run 1:
==> flow/design.v <==
module ResonantLowPassFilter(
    input clk,
    input signed [15:0] audio_in,
    input signed [15:0] cutoff,
    input signed [15:0] resonance,
    input signed [15:0] gain,
    input reset_n,
    output reg signed [15:0] filtered_audio
);
    parameter [15:0] MAX_POS_VALUE = 16'h7FFF;
    parameter [15:0] MIN_NEG_VALUE = -16'h8000;
    reg signed [15:0] state;
    reg signed [15:0] feedback;
    reg signed [15:0] output_reg;
    reg signed [15:0] alpha;
    reg signed [15:0] beta;
    reg signed [15:0] gamma;
    wire signed [31:0] fb_prod  = $signed(state) * $signed(beta);
    wire signed [31:0] out_prod = $signed(state) * $signed(alpha);
    wire signed [16:0] fb_full  = fb_prod >>> 15;
    wire signed [16:0] out_full = out_prod >>> 15;
    wire signed [16:0] st_full  = $signed(audio_in) - $signed(feedback);
    wire signed [16:0] fa_full  = $signed(output_reg) + ($signed(gamma) >>> 1);
    function signed [15:0] sat17;
        input signed [16:0] v;
        begin
            if (v > $signed({MAX_POS_VALUE[15], MAX_POS_VALUE}))
                sat17 = $signed(MAX_POS_VALUE);
            else if (v < $signed({MIN_NEG_VALUE[15], MIN_NEG_VALUE}))
                sat17 = $signed(MIN_NEG_VALUE);
            else
                sat17 = v[15:0];
        end
    endfunction
    always @(posedge clk or negedge reset_n) begin
        if (!reset_n) begin
            state <= $signed(16'h0000);
            feedback <= $signed(16'h0000);
            output_reg <= $signed(16'h0000);
            alpha <= $signed(16'h0000);
            beta <= $signed(16'h0000);
            gamma <= $signed(16'h0000);
            filtered_audio <= $signed(16'h0000);
        end else begin
            alpha <= $signed(cutoff);
            beta <= $signed(resonance);
            gamma <= $signed(gain);
            feedback <= sat17(fb_full);
            state <= sat17(st_full);
            output_reg <= sat17(out_full);
            filtered_audio <= sat17(fa_full);  
        end
    end
endmodule
clock: 10.7 ns
lec_check: 0
abc_area: 1
cap_margin: 20
cell_pad_in_sites_detail_placement: 1
core_aspect_ratio: 0.71
core_margin: 7
core_utilization: 40
cts_cluster_diameter: 34
gpl_routability_driven: 1
max_routing_layer: met4
place_density_lb_addon: 0.09
slew_margin: 20
tns_end_percent: 25
run.sh (not shown) runs the stock make flow with config.mk's settings and CLKGATE_MAP_FILE=.
Run 1: done, clean on timing, DRC and antenna
Changes in run 2 relative to run 1:
Settings: GPL_ROUTABILITY_DRIVEN removed (was 1); CORE_ASPECT_RATIO removed (was 0.71); CORE_UTILIZATION changed from 40 to 39; ABC_AREA removed (was 1); CELL_PAD_IN_SITES_DETAIL_PLACEMENT removed (was 1); CORE_MARGIN changed from 7 to 2; PLACE_DENSITY_LB_ADDON removed (was 0.09); CTS_CLUSTER_DIAMETER removed (was 34); TNS_END_PERCENT removed (was 25); MAX_ROUTING_LAYER removed (was met4); the clock period (ns, I/O delays scaled along) changed from 10.7 to 11.0.
==> results <==
- Between run 1 and run 2, die boundary height increased.
- The lower ratio of final minimum period to clock period of run 1 and run 2 is in run 1.
- Of run 2 and run 1, it is run 2 that has the lower overall die area.
> inputs changed (run 2 -> run 3)
Settings: swapping 20 for 5 in CAP_MARGIN; putting TNS_END_PERCENT at 5 where nothing was set; swapping 39 for 72 in CORE_UTILIZATION; swapping 11.0 for 5.72 in the clock period (ns, I/O delays scaled along).
Completing all stages was not enough for run 3: its layout failed the final checks because of negative setup slack. Run 2 → run 3: final wirelength +7.5%, number of buffers and inverters on the critical path has increased. Run 3 vs. run 2: number of enable flip-flop cells closely matched the old numbers; via count of the first global-routing pass increased by about 11% relative to the old numbers.
The inputs of run 4 differ from those of run 3 as listed below.
Settings: CORE_UTILIZATION now 66, was 72; CAP_MARGIN now 20, was 5; TNS_END_PERCENT no longer set, was 5.
==> results <==
- Run 4 finished every stage; the final checks, however, were not passed, the failures being negative setup slack.
- Taking run 3 as the reference, in run 4 measured slew at the worst slew-check pin now smaller, number of cells on the worst reg-to-reg path now smaller, total met2 wirelength after detailed routing now smaller, area growth from synthesis to layout now larger.
- Of the two values seen for end point of the critical path, feedback[11] was produced by run 4 and feedback[2] by run 3.
